== run A ==
Design pcs_10g_top, start of the top module:
module pcs_10g_top #(
    parameter INIT_IDLE_DISPATCH = 1   
) (
    input  wire        clk,            
    input  wire        rst_n,          
    input  wire [63:0] xgmii_txd,      
    input  wire [7:0]  xgmii_txc,      
    output wire [63:0] xgmii_rxd,      
    output wire [7:0]  xgmii_rxc,      
    output wire [15:0] gth_txdata,     
    output wire [1:0]  gth_txheader,   
    output wire        gth_txdata_valid,
    input  wire [15:0] gth_rxdata,     
    input  wire [1:0]  gth_rxheader,   
    input  wire        gth_rxdata_valid,
    input  wire        gth_rxheader_valid,
    output wire        gth_txsequence_done,  
    input  wire        gth_rxgearboxslip,    
    output wire        block_lock,     
    output wire        hi_ber,         
    output wire        pcs_status,     
    output wire        rx_link_up,     
    output wire        tx_encode_err,  
    output wire        rx_decode_err,  
    output wire [15:0] ber_count,      
    output wire [7:0]  errored_blocks, 
    input  wire        status_read,    
    output wire        pcs_status_ll   
);
For scale: about 4300 cells after synthesis, about 40000 um2 of cells after synthesis.
export LEC_CHECK = 0
export CAP_MARGIN = 5
export CELL_PAD_IN_SITES_GLOBAL_PLACEMENT = 1
export CORE_MARGIN = 10
export CORE_UTILIZATION = 70
export CTS_CLUSTER_SIZE = 38
export GPL_TIMING_DRIVEN = 0
export HOLD_SLACK_MARGIN = 0.27
export MAX_ROUTING_LAYER = met5
export PLACE_DENSITY_LB_ADDON = 0.11
export SLEW_MARGIN = 0
export TNS_END_PERCENT = 5
create_clock -name core_clock -period 2.99 [get_ports {clk}]
run.sh (not shown) runs the stock make flow with config.mk's settings and CLKGATE_MAP_FILE=.
Run A: aborted in global placement without I/O (3_1_place_gp_skip_io) (tool error)
> inputs changed (run A -> run B)
Settings: GPL_TIMING_DRIVEN: 0 -> unset; CAP_MARGIN: 5 -> 20; PLACE_DENSITY_LB_ADDON: 0.11 -> unset; HOLD_SLACK_MARGIN: 0.27 -> unset; CORE_MARGIN: 10 -> 2; SETUP_SLACK_MARGIN: unset -> 0.58; TNS_END_PERCENT: 5 -> unset; MAX_ROUTING_LAYER: met5 -> unset; SLEW_MARGIN: 0 -> 20; CTS_CLUSTER_SIZE: 38 -> 22; CELL_PAD_IN_SITES_GLOBAL_PLACEMENT: 1 -> unset; the clock period (ns, I/O delays scaled along): 2.99 -> 2.3.
Results
FAIL run B @ global routing (5_1_grt): tool exited with error
From run A to run B, core footprint did not move at all.
Run B -> run A: register area share after synthesis delta 0, exact match
Run B against run A: area after synthesis ~0 delta, unique cell type count in the Yosys netlist saw little to no change, die span in y shows a reduction of 16 um, synthesized chip area reported by yosys held.
Run B -> run A: AND-OR/OR-AND share of the synthesized area delta 0, exact match
Sort run B and run A by overall die width desc -> top: run A
Comparing run A against run B, there is no change at all in gate count after technology mapping.
Run B: die size lower than run A
The following lists how run C was set up differently from run B:
Settings: CTS_CLUSTER_SIZE removed (was 22); SETUP_SLACK_MARGIN removed (was 0.58); CORE_UTILIZATION changed from 70 to 32; the clock period (ns, I/O delays scaled along) changed from 2.3 to 7.31.
### Flow results
Run C completed end to end with timing, DRC and antenna clean.
Run C against run B: buffer levels on the longest clock path saw little to no change; area of the core shows an increase of 67000 um2; number of placement rows moved up.
Post-place setup slack: run C better than run B
Summary of run C over run B: horizontal die dimension has increased; floorplan-stage core utilization has decreased; number of different library cells in the post-synthesis netlist has remained practically unchanged; cell total after placement has increased.
Full die area, run B and run C: lower on run B
Synthesized area of run C is on par with run B.
Portion of the post-synthesis area used by sequential elements: run C vs run B identical
What run D does differently from run C at the input level:
Settings: setting MAX_ROUTING_LAYER to met5 for the first time; changing CAP_MARGIN from 20 to 5; changing CORE_UTILIZATION from 32 to 66; setting CTS_CLUSTER_SIZE to 70 for the first time; setting PLACE_DENSITY to 0.6 for the first time; setting TNS_END_PERCENT to 80 for the first time; setting GPL_TIMING_DRIVEN to 1 for the first time; changing the clock period (ns, I/O delays scaled along) from 7.31 to 2.42.
Findings:
Run C finished end to end and its layout was clean on timing, DRC and antenna. Run D had finished all stages when the layout checks came back failing, citing setup timing. When run D is measured against run C, its headroom to the max-slew limit turns out 27 points higher. Compared with run C, in run D via count has increased, ratio of final minimum period to clock period has increased, area fraction in and, or, nand and nor cells after synthesis has remained practically unchanged. In the flow results for run C and run D, the logic depth of the worst path, buffers included is larger on run C.

========
Starting RTL as in the previous note.
clock: 2.58 ns
lec_check: 0
abc_area: 1
cap_margin: 30
core_margin: 2
core_utilization: 40
cts_cluster_diameter: 37
gpl_routability_driven: 0
gpl_timing_driven: 0
hold_slack_margin: 0.18
place_density_lb_addon: 0.1
slew_margin: 30
The baseline finished but fails on negative setup slack.
Then changed:
CAP_MARGIN = 20   (was 30)
CORE_UTILIZATION = 59   (was 40)
CTS_CLUSTER_DIAMETER = unset   (was 37)
CTS_CLUSTER_SIZE = 100   (was unset)
GPL_ROUTABILITY_DRIVEN = unset   (was 0)
GPL_TIMING_DRIVEN = unset   (was 0)
HOLD_SLACK_MARGIN = unset   (was 0.18)
PLACE_DENSITY_LB_ADDON = unset   (was 0.1)
SLEW_MARGIN = 20   (was 30)
clock period = 3.62 ns   (was 2.58 ns; I/O delays follow)
Outcome: With this change the flow finished with timing, DRC and antenna clean. Routed wire length went down by about 14%. Cell area drops by about 6%. Area after synthesis is unchanged. Sequential share of layout area goes up by 2.2 points. Die size went down by about 30%. Synthesized cell count does not change. Cell count is lower by about 9%. Setup slack gets better by 670 ps. Total power went down by 39%. Register-to-register slack gains 620 ps. Global-route usage rises by 7.8 points.

========
Setup of before:
Starting RTL as in the previous note.
==> flow/design.v (excerpt) <==
module pcs_10g_top #(
    parameter INIT_IDLE_DISPATCH = 1   
) (
    input  wire        clk,            
    input  wire        rst_n,          
    input  wire [63:0] xgmii_txd,      
    input  wire [7:0]  xgmii_txc,      
    output wire [63:0] xgmii_rxd,      
    output wire [7:0]  xgmii_rxc,      
    output wire [15:0] gth_txdata,     
    output wire [1:0]  gth_txheader,   
    output wire        gth_txdata_valid,
    input  wire [15:0] gth_rxdata,     
    input  wire [1:0]  gth_rxheader,   
    input  wire        gth_rxdata_valid,
    input  wire        gth_rxheader_valid,
    output wire        gth_txsequence_done,  
    input  wire        gth_rxgearboxslip,    
    output wire        block_lock,     
    output wire        hi_ber,         
    output wire        pcs_status,     
    output wire        rx_link_up,     
    output wire        tx_encode_err,  
    output wire        rx_decode_err,  
    output wire [15:0] ber_count,      
    output wire [7:0]  errored_blocks, 
    input  wire        status_read,    
    output wire        pcs_status_ll   
);
==> flow/config.mk <==
export PLATFORM = sky130hd
export DESIGN_NAME = pcs_10g_top
export DESIGN_NICKNAME = pcs_10g_top
export VERILOG_FILES = /design/flow/design.v
export SDC_FILE = /design/flow/constraint.sdc
export NUM_CORES = 4
export LEC_CHECK = 0
export ABC_AREA = 1
export CAP_MARGIN = 20
export CELL_PAD_IN_SITES_GLOBAL_PLACEMENT = 3
export CORE_MARGIN = 5
export CORE_UTILIZATION = 63
export CTS_CLUSTER_DIAMETER = 60
export CTS_CLUSTER_SIZE = 67
export GPL_ROUTABILITY_DRIVEN = 0
export GPL_TIMING_DRIVEN = 0
export HOLD_SLACK_MARGIN = 0.0
export MAX_ROUTING_LAYER = met5
export MIN_ROUTING_LAYER = met2
export PLACE_DENSITY_LB_ADDON = 0.02
export SETUP_SLACK_MARGIN = 0.09
export SLEW_MARGIN = 25
export TNS_END_PERCENT = 85
==> flow/constraint.sdc <==
create_clock -name core_clock -period 5.06 [get_ports {clk}]
set_input_delay 1.0120 -clock core_clock [delete_from_list [all_inputs] [get_ports {clk}]]
set_output_delay 1.0120 -clock core_clock [all_outputs]
set_load 0.01 [all_outputs]
before did not make it past global placement without I/O, where a tool error ended it.
What after does differently from before at the input level:
Settings: ABC_AREA no longer set, was 1; MIN_ROUTING_LAYER no longer set, was met2; TNS_END_PERCENT no longer set, was 85; CTS_CLUSTER_DIAMETER no longer set, was 60; SLEW_MARGIN now 20, was 25; CTS_CLUSTER_SIZE no longer set, was 67; GPL_TIMING_DRIVEN no longer set, was 0; CORE_MARGIN now 2, was 5; GPL_ROUTABILITY_DRIVEN no longer set, was 0; HOLD_SLACK_MARGIN no longer set, was 0.0; MAX_ROUTING_LAYER no longer set, was met5; SETUP_SLACK_MARGIN no longer set, was 0.09; PLACE_DENSITY_LB_ADDON no longer set, was 0.02; CELL_PAD_IN_SITES_GLOBAL_PLACEMENT no longer set, was 3; CORE_UTILIZATION now 40, was 63; the clock period (ns, I/O delays scaled along) now 4.13, was 5.06.
==> comparison <==
after: no failed stages, no open violations at the end. Synthesized cell area: lower on after. Fraction of synthesis flops using an asynchronous set or reset pin came out exactly the same in before and after. after vs. before: sequential share of the synthesized area rose by 3.0 points, die height moved up, total cell area reported by yosys after synthesis now sits lower, total cells reported by yosys after synthesis fell by about 24%. Delta(total die size, after - before) > 0.
Power and IR drop assume default switching activity.
